==> exp/raven: inputs <==
==> flow/design.v <==
`timescale 1ns/1ps
module ram_single_port(
    input clk,
    input write_en,
    input reset,
    input [6:0] addr,
    input [7:0] data_in,
    output reg [7:0] data_out    
);
integer i;
reg [7:0] memory [63:0];
reg [7:0] temp;
reg [7:0] op_buff;
always@(posedge clk) 
begin
    if (reset == 1'b1)
    begin
        for (i=0;i<64;i=i+1) 
            memory[i] <= 8'h00;
        temp<=8'h00;
    end
    else
    begin
        if (write_en == 1)
        begin
            temp <= data_in;
            memory[addr[5:0]] <= data_in;
        end
        else
        begin
            temp <= memory[addr[5:0]];
            data_out <= memory[addr[5:0]];
        end
    end  
end
endmodule
==> flow/run.sh <==
#!/bin/bash
# the make line also repeats each setting of config.mk as NAME=value (left out here)
make -C /OpenROAD-flow-scripts/flow DESIGN_CONFIG=/design/flow/config.mk WORK_HOME=/design/flow/orfs CLKGATE_MAP_FILE= finish
==> flow/config.mk <==
export PLATFORM = sky130hd
export DESIGN_NAME = ram_single_port
export DESIGN_NICKNAME = ram_single_port
export VERILOG_FILES = /design/flow/design.v
export SDC_FILE = /design/flow/constraint.sdc
export NUM_CORES = 4
export LEC_CHECK = 0
export CAP_MARGIN = 35
export CORE_MARGIN = 2
export CORE_UTILIZATION = 72
export CTS_CLUSTER_DIAMETER = 382
export CTS_CLUSTER_SIZE = 18
export PLACE_DENSITY_LB_ADDON = 0.0
export SETUP_SLACK_MARGIN = -0.28
export SLEW_MARGIN = 20
==> flow/constraint.sdc <==
create_clock -name core_clock -period 3.94 [get_ports {clk}]
set_input_delay 0.7880 -clock core_clock [delete_from_list [all_inputs] [get_ports {clk}]]
set_output_delay 0.7880 -clock core_clock [all_outputs]
set_load 0.01 [all_outputs]
==> exp/delta: changes against exp/raven <==
==> flow/config.mk (replaced) <==
export PLATFORM = sky130hd
export DESIGN_NAME = ram_single_port
export DESIGN_NICKNAME = ram_single_port
export VERILOG_FILES = /design/flow/design.v
export SDC_FILE = /design/flow/constraint.sdc
export NUM_CORES = 4
export LEC_CHECK = 0
export ABC_AREA = 1
export CAP_MARGIN = 20
export CORE_MARGIN = 2
export CORE_UTILIZATION = 68
export GPL_TIMING_DRIVEN = 1
export SLEW_MARGIN = 20
export TNS_END_PERCENT = 45
==> flow/constraint.sdc (replaced) <==
create_clock -name core_clock -period 2.64 [get_ports {clk}]
set_input_delay 0.5280 -clock core_clock [delete_from_list [all_inputs] [get_ports {clk}]]
set_output_delay 0.5280 -clock core_clock [all_outputs]
set_load 0.01 [all_outputs]
==> qor summary <==
quantity	exp/raven	exp/delta
Number of placed instances, taps included	2,256	3,289
Number of warning messages in the logs	27	31
Synth Instances	1,831	2,814
Setup slack at placement	0.385 ns	0.0269 ns
Via Count	15,998	19,155
Final worst-path setup slack	0.827 ns	0.544 ns
Layout Cell Area excl Fill	26,300 um2	28,000 um2
Flop share of the area	0.595	0.558
Multi-input gate area in the final layout	8050 um2	8200 um2
Worst Reg2Reg Path Length in Cells	5	7
Core occupancy in the finished layout	0.787	0.787
Number of nets in the final layout	1,865	2,899
Via-per-instance ratio	6.96	5.66
Number of global-route vias before repair	15,442	19,051
FILL cells	1,976	2,412
Result of the run	finished clean	finished clean
Sum of met3 wire segment lengths after detailed routing	8310 um	6020 um
Hold Slack	0.825 ns	0.776 ns
Overall die height	188 um	194 um


==> run a: inputs <==
Starts from the design.v that is shown in full above.
make LEC_CHECK=0 CAP_MARGIN=20 CORE_MARGIN=2 CORE_UTILIZATION=45 SETUP_SLACK_MARGIN=0.03 SLEW_MARGIN=20 finish   # period 3.6 ns
run.sh (not shown) runs the stock make flow with config.mk's settings and CLKGATE_MAP_FILE=.
==> run b: changes against run a <==
==> flow/config.mk (replaced) <==
export PLATFORM = sky130hd
export DESIGN_NAME = ram_single_port
export DESIGN_NICKNAME = ram_single_port
export VERILOG_FILES = /design/flow/design.v
export SDC_FILE = /design/flow/constraint.sdc
export NUM_CORES = 4
export LEC_CHECK = 0
export ABC_AREA = 1
export CAP_MARGIN = 25
export CELL_PAD_IN_SITES_GLOBAL_PLACEMENT = 0
export CORE_ASPECT_RATIO = 0.88
export CORE_MARGIN = 2
export CORE_UTILIZATION = 57
export CTS_CLUSTER_DIAMETER = 380
export MAX_ROUTING_LAYER = met4
export MIN_ROUTING_LAYER = met1
export SETUP_SLACK_MARGIN = 0.77
export SLEW_MARGIN = 10
==> flow/constraint.sdc (replaced) <==
create_clock -name core_clock -period 6.14 [get_ports {clk}]
set_input_delay 1.2280 -clock core_clock [delete_from_list [all_inputs] [get_ports {clk}]]
set_output_delay 1.2280 -clock core_clock [all_outputs]
set_load 0.01 [all_outputs]
==> run c: changes against run a <==
==> flow/config.mk (replaced) <==
export PLATFORM = sky130hd
export DESIGN_NAME = ram_single_port
export DESIGN_NICKNAME = ram_single_port
export VERILOG_FILES = /design/flow/design.v
export SDC_FILE = /design/flow/constraint.sdc
export NUM_CORES = 4
export LEC_CHECK = 0
export ABC_AREA = 0
export CAP_MARGIN = 25
export CELL_PAD_IN_SITES_GLOBAL_PLACEMENT = 0
export CORE_ASPECT_RATIO = 0.88
export CORE_MARGIN = 2
export CORE_UTILIZATION = 72
export CTS_CLUSTER_DIAMETER = 380
export MAX_ROUTING_LAYER = met4
export MIN_ROUTING_LAYER = met1
export PLACE_DENSITY = 0.67
export SETUP_SLACK_MARGIN = 0.77
export SLEW_MARGIN = 10
==> flow/constraint.sdc (replaced) <==
create_clock -name core_clock -period 9.24 [get_ports {clk}]
set_input_delay 1.8480 -clock core_clock [delete_from_list [all_inputs] [get_ports {clk}]]
set_output_delay 1.8480 -clock core_clock [all_outputs]
set_load 0.01 [all_outputs]
==> qor summary <==
| metric | run a | run b | run c |
|---|---|---|---|
| Status | finished clean | finished clean | finished clean |
| Count of clock buffers in the final design | 65 | 66 | 59 |
| Slack of the worst reg-to-reg path | 1350 ps | 4440 ps | 6900 ps |
| Layout net count | 1917 | 2783 | 1797 |
| Logic share of the area | 29.22% | 30.51% | 30.63% |
| Overall routing resource usage | 25.20% | 30.22% | 38.74% |
| Crit-path max cell delay | 620 ps | 900 ps | 810 ps |
| Inverters | 5 | 31 | 5 |
| Total tool warning count | 27 | 35 | 29 |
| HP Start | data_in[1] | memory[31][6] | memory[58][4] |
| Required time of the critical path | 3930 ps | 6400 ps | 9510 ps |
| Wire length on met3 | 5.561 mm | 4.593 mm | 7.982 mm |
| Total sequential power | 7.08 mW | 4.13 mW | 2.75 mW |
| Worst path bufs/invs | 2 | 1 | 2 |
| Met2 wirelength from detailed routing | 32.16 mm | 31.12 mm | 29.91 mm |
| Number of cells on the worst reg-to-reg path | 5 | 7 | 5 |
| Post-route cell area | 27570 µm² | 26880 µm² | 26280 µm² |
Power figures rest on the tool's default switching activity, not on a simulated workload.
